Design axi_timer_counter_top, start of the top module:
module axi_timer_counter_top #(
  parameter AXI_ADDR_BW_p = 12     
) (
  input logic  clk,
  input logic  rst_n,
  input logic [AXI_ADDR_BW_p-1:0] i_axi_awaddr,
  input logic  i_axi_awvalid,
  input logic [31:0] i_axi_wdata,
  input logic i_axi_wvalid,
  input logic i_axi_bready,
  input logic [AXI_ADDR_BW_p-1:0] i_axi_araddr,
  input logic i_axi_arvalid,
  input logic i_axi_rready,
  output logic o_axi_awready,
  output logic o_axi_wready,
  output logic [1:0] o_axi_bresp,
  output logic o_axi_bvalid,
  output logic o_axi_arready,
  output logic [31:0] o_axi_rdata,
  output logic [1:0] o_axi_rresp,
  output logic o_axi_rvalid,
  output logic o_cnt0_done,
  output logic o_cnt1_done
);
  logic s_cnt0_en;
  logic s_cnt0_reload;
  logic s_cnt0_count_up;
  logic [31:0] s_cnt0_load_value;
  logic [31:0] s_cnt0_compare_value;
  logic [31:0] s_cnt0_value;
  logic s_cnt1_en;
  logic s_cnt1_reload;
  logic s_cnt1_count_up;
  ...
Settings: LEC_CHECK=0, ABC_AREA=0, CAP_MARGIN=20, CORE_MARGIN=2, CORE_UTILIZATION=68, CTS_CLUSTER_DIAMETER=88, CTS_CLUSTER_SIZE=15, HOLD_SLACK_MARGIN=-0.09, SETUP_SLACK_MARGIN=0.76, SLEW_MARGIN=20; clock period 3.07 ns.
run.sh (not shown) runs the stock make flow with config.mk's settings and CLKGATE_MAP_FILE=.
The baseline never finished: it broke off in global routing (5_1_grt) on ODB-0269.
Next try:
Settings changed: ABC_AREA 0 to default, CORE_UTILIZATION 68 to 8, CTS_CLUSTER_DIAMETER 88 to default, CTS_CLUSTER_SIZE 15 to default, HOLD_SLACK_MARGIN -0.09 to default, SETUP_SLACK_MARGIN 0.76 to default.
Clock period 3.07 ns to 5.91 ns, I/O delays scaled along.
After rerunning: This time the run completed with no timing, DRC or antenna violations. Synthesized area does not change. Die size rises to 8.2 times its value. Synthesized cell count is unchanged.
Next try:
Settings changed: CORE_UTILIZATION 8 to 52.
Clock period 5.91 ns to 3.81 ns, I/O delays scaled along.
Routed wire length goes down by 13%.
Final cell count goes down by 50%.
Synthesized cell count does not change.
Worst hold slack degrades by 0.0066 ns.
Total power goes up by 59%.
Non-clock buffer count goes up by 18.
Core utilization goes up by 52 points.
Next try:
Settings changed: CORE_UTILIZATION 52 to 70, PLACE_DENSITY from default to 0.38.
Clock period 3.81 ns to 3.34 ns, I/O delays scaled along.
Utilization is higher by 21 points. Fmax went up by 9.3%. Worst setup slack degrades by 0.17 ns. Global-route usage is higher by 9.3 points. Wire length shrinks by 1.4%. Clock power climbs by 7.3%. Power increases by 11%.

Setup of delta:
Starting RTL as in the previous note.
Design axi_timer_counter_top, start of the top module:
module axi_timer_counter_top #(
  parameter AXI_ADDR_BW_p = 12     
) (
  input logic  clk,
  input logic  rst_n,
  input logic [AXI_ADDR_BW_p-1:0] i_axi_awaddr,
  input logic  i_axi_awvalid,
  input logic [31:0] i_axi_wdata,
  input logic i_axi_wvalid,
  input logic i_axi_bready,
  input logic [AXI_ADDR_BW_p-1:0] i_axi_araddr,
  input logic i_axi_arvalid,
  input logic i_axi_rready,
  output logic o_axi_awready,
  output logic o_axi_wready,
  output logic [1:0] o_axi_bresp,
  output logic o_axi_bvalid,
  output logic o_axi_arready,
  output logic [31:0] o_axi_rdata,
  output logic [1:0] o_axi_rresp,
  output logic o_axi_rvalid,
  output logic o_cnt0_done,
  output logic o_cnt1_done
);
==> flow/config.mk <==
export PLATFORM = sky130hd
export DESIGN_NAME = axi_timer_counter_top
export DESIGN_NICKNAME = axi_timer_counter_top
export VERILOG_FILES = /design/flow/design.v
export SDC_FILE = /design/flow/constraint.sdc
export NUM_CORES = 4
export LEC_CHECK = 0
export ABC_AREA = 0
export CAP_MARGIN = 20
export CELL_PAD_IN_SITES_DETAIL_PLACEMENT = 0
export CELL_PAD_IN_SITES_GLOBAL_PLACEMENT = 0
export CORE_MARGIN = 2
export CORE_UTILIZATION = 71
export CTS_CLUSTER_SIZE = 22
export GPL_ROUTABILITY_DRIVEN = 1
export HOLD_SLACK_MARGIN = 0.3
export MAX_ROUTING_LAYER = met5
export PLACE_DENSITY = 0.66
export SLEW_MARGIN = 5
export TNS_END_PERCENT = 85
==> flow/constraint.sdc <==
create_clock -name core_clock -period 5.54 [get_ports {clk}]
set_input_delay 1.1080 -clock core_clock [delete_from_list [all_inputs] [get_ports {clk}]]
set_output_delay 1.1080 -clock core_clock [all_outputs]
set_load 0.01 [all_outputs]
Edits applied to the flow inputs when going from delta to quartz:
# delta
export LEC_CHECK = 0
export ABC_AREA = 0
export CAP_MARGIN = 20
export CELL_PAD_IN_SITES_DETAIL_PLACEMENT = 0
export CELL_PAD_IN_SITES_GLOBAL_PLACEMENT = 0
export CORE_MARGIN = 2
export CORE_UTILIZATION = 71
export CTS_CLUSTER_SIZE = 22
export GPL_ROUTABILITY_DRIVEN = 1
export HOLD_SLACK_MARGIN = 0.3
export MAX_ROUTING_LAYER = met5
export PLACE_DENSITY = 0.66
export SLEW_MARGIN = 5
export TNS_END_PERCENT = 85
create_clock -name core_clock -period 5.54 [get_ports {clk}]
# quartz
export LEC_CHECK = 0
export ABC_AREA = 1
export CAP_MARGIN = 20
export CELL_PAD_IN_SITES_DETAIL_PLACEMENT = 0
export CELL_PAD_IN_SITES_GLOBAL_PLACEMENT = 0
export CORE_MARGIN = 2
export CORE_UTILIZATION = 72
export CTS_CLUSTER_SIZE = 54
export GPL_ROUTABILITY_DRIVEN = 0
export HOLD_SLACK_MARGIN = 0.3
export MAX_ROUTING_LAYER = met5
export PLACE_DENSITY_LB_ADDON = 0.04
export SLEW_MARGIN = 40
export TNS_END_PERCENT = 85
create_clock -name core_clock -period 2.45 [get_ports {clk}]
--- outcome ---
Compared quartz vs delta, and critical path depth is down in quartz.
Compared with delta, length of routed met3 wiring in quartz increased by more than 10%.
quartz vs. delta: number of filler instances in the final layout rose by 9.3%; cell count rose by 55%.
Max peak supply drop across delta and quartz: quartz
On clock share of power: between delta and quartz, it ends up lower for quartz.
Taking quartz as 1.0, delta lands at 0.63 on synthesized cell count.
timer_counter_inst.s_cnt0_value[17]$_SDFF_PN0_ as the destination of the critical timing path was reported by quartz, and timer_counter_inst.s_cnt0_value[30]$_SDFF_PN0_ by delta.
Power of the combinational group of quartz exceeds that of delta by more than 100%.
Taking delta as the reference point, the part of the Yosys area used for sequential elements of quartz falls by 5.4 points.
Inputs modified between quartz and nickel:
# quartz
export LEC_CHECK = 0
export ABC_AREA = 1
export CAP_MARGIN = 20
export CELL_PAD_IN_SITES_DETAIL_PLACEMENT = 0
export CELL_PAD_IN_SITES_GLOBAL_PLACEMENT = 0
export CORE_MARGIN = 2
export CORE_UTILIZATION = 72
export CTS_CLUSTER_SIZE = 54
export GPL_ROUTABILITY_DRIVEN = 0
export HOLD_SLACK_MARGIN = 0.3
export MAX_ROUTING_LAYER = met5
export PLACE_DENSITY_LB_ADDON = 0.04
export SLEW_MARGIN = 40
export TNS_END_PERCENT = 85
create_clock -name core_clock -period 2.45 [get_ports {clk}]
# nickel
export LEC_CHECK = 0
export ABC_AREA = 1
export CAP_MARGIN = 30
export CELL_PAD_IN_SITES_DETAIL_PLACEMENT = 2
export CELL_PAD_IN_SITES_GLOBAL_PLACEMENT = 1
export CORE_ASPECT_RATIO = 1.49
export CORE_MARGIN = 4
export CORE_UTILIZATION = 72
export CTS_CLUSTER_DIAMETER = 136
export HOLD_SLACK_MARGIN = 0.21
export MAX_ROUTING_LAYER = met4
export MIN_ROUTING_LAYER = met2
export SETUP_SLACK_MARGIN = 0.02
export SLEW_MARGIN = 25
create_clock -name core_clock -period 2.45 [get_ports {clk}]
### Flow results
quartz and nickel: one clean run, quartz; the rest did not finish clean. nickel: it failed during global placement without I/O (3_1_place_gp_skip_io), and the tool reported GPL-0301. Diff quartz -> nickel: synthesis area per yosys comparable, synthesized cell count comparable, area of the die now larger, starting utilization of the core area now larger, standard-cell row count now larger.
## Diff of input files: amber against nickel
# nickel
export LEC_CHECK = 0
export ABC_AREA = 1
export CAP_MARGIN = 30
export CELL_PAD_IN_SITES_DETAIL_PLACEMENT = 2
export CELL_PAD_IN_SITES_GLOBAL_PLACEMENT = 1
export CORE_ASPECT_RATIO = 1.49
export CORE_MARGIN = 4
export CORE_UTILIZATION = 72
export CTS_CLUSTER_DIAMETER = 136
export HOLD_SLACK_MARGIN = 0.21
export MAX_ROUTING_LAYER = met4
export MIN_ROUTING_LAYER = met2
export SETUP_SLACK_MARGIN = 0.02
export SLEW_MARGIN = 25
create_clock -name core_clock -period 2.45 [get_ports {clk}]
# amber
export LEC_CHECK = 0
export CAP_MARGIN = 20
export CELL_PAD_IN_SITES_DETAIL_PLACEMENT = 2
export CELL_PAD_IN_SITES_GLOBAL_PLACEMENT = 3
export CORE_MARGIN = 2
export CORE_UTILIZATION = 40
export SLEW_MARGIN = 20
create_clock -name core_clock -period 5.0 [get_ports {clk}]
Results
| width of the die | lower: nickel |
NOTE overall die height nickel->amber increased slightly
Portion of netlist area occupied by mux cells: amber > nickel
nickel has lower post-synthesis share of cell area spent on full adders, half adders and majority gates than amber.
On number of cell rows: between amber and nickel, it ends up higher for amber.
Cmp amber vs nickel: pre-placement core utilization lower in amber
amber ended with more core footprint than nickel.
Relative to nickel, the post-synthesis average cell area measured on amber has increased by more than a quarter.
amber completed; timing, DRC and antenna clean
amber against nickel: synthesized area fell 12%, yosys cell count has decreased.
Relative to amber, the following input files were edited for sierra:
# amber
export LEC_CHECK = 0
export CAP_MARGIN = 20
export CELL_PAD_IN_SITES_DETAIL_PLACEMENT = 2
export CELL_PAD_IN_SITES_GLOBAL_PLACEMENT = 3
export CORE_MARGIN = 2
export CORE_UTILIZATION = 40
export SLEW_MARGIN = 20
create_clock -name core_clock -period 5.0 [get_ports {clk}]
# sierra
export LEC_CHECK = 0
export CAP_MARGIN = 20
export CELL_PAD_IN_SITES_DETAIL_PLACEMENT = 2
export CELL_PAD_IN_SITES_GLOBAL_PLACEMENT = 3
export CORE_MARGIN = 2
export CORE_UTILIZATION = 29
export HOLD_SLACK_MARGIN = -0.06
export MAX_ROUTING_LAYER = met5
export SLEW_MARGIN = 20
export TNS_END_PERCENT = 30
create_clock -name core_clock -period 2.75 [get_ports {clk}]
Notes after the runs:
- Although sierra finished all stages, its layout failed final checks on setup timing.
- From amber to sierra the numbers moved as follows: detailed-route wire length per cell has decreased; wire length reported by the detailed router saw an increase; area of the chip grew by 37%; final critical delay including setup and external delays now smaller.
- As of sierra, power had risen by more than half compared to amber.
- Logic depth of the worst path, buffers included: amber and sierra compared, lower one is amber
Input changes introduced in yarrow (baseline for comparison: sierra):
# sierra
export LEC_CHECK = 0
export CAP_MARGIN = 20
export CELL_PAD_IN_SITES_DETAIL_PLACEMENT = 2
export CELL_PAD_IN_SITES_GLOBAL_PLACEMENT = 3
export CORE_MARGIN = 2
export CORE_UTILIZATION = 29
export HOLD_SLACK_MARGIN = -0.06
export MAX_ROUTING_LAYER = met5
export SLEW_MARGIN = 20
export TNS_END_PERCENT = 30
create_clock -name core_clock -period 2.75 [get_ports {clk}]
# yarrow
export LEC_CHECK = 0
export CAP_MARGIN = 20
export CORE_MARGIN = 2
export CORE_UTILIZATION = 40
export SLEW_MARGIN = 20
create_clock -name core_clock -period 3.51 [get_ports {clk}]
## What came out
yarrow against sierra: cell count after placement down 405, area of all placed cells without fillers went down 15%, design internal power shrank by 2.0 mW.
yarrow | stages: all done | timing, DRC, antenna: all pass
Finished, but not clean: sierra, with setup timing.
From sierra to yarrow the numbers moved as follows: clock power fell about 30%; area of the die moved down; slew of the pin with the lowest slew margin increased by 84 ps relative to the old numbers.
The path class of the lowest-slack min-delay path comes out primary input to flop in one run and flop to flop in the other, namely in sierra and yarrow respectively.
Power is estimated from default activity; no workload was simulated.
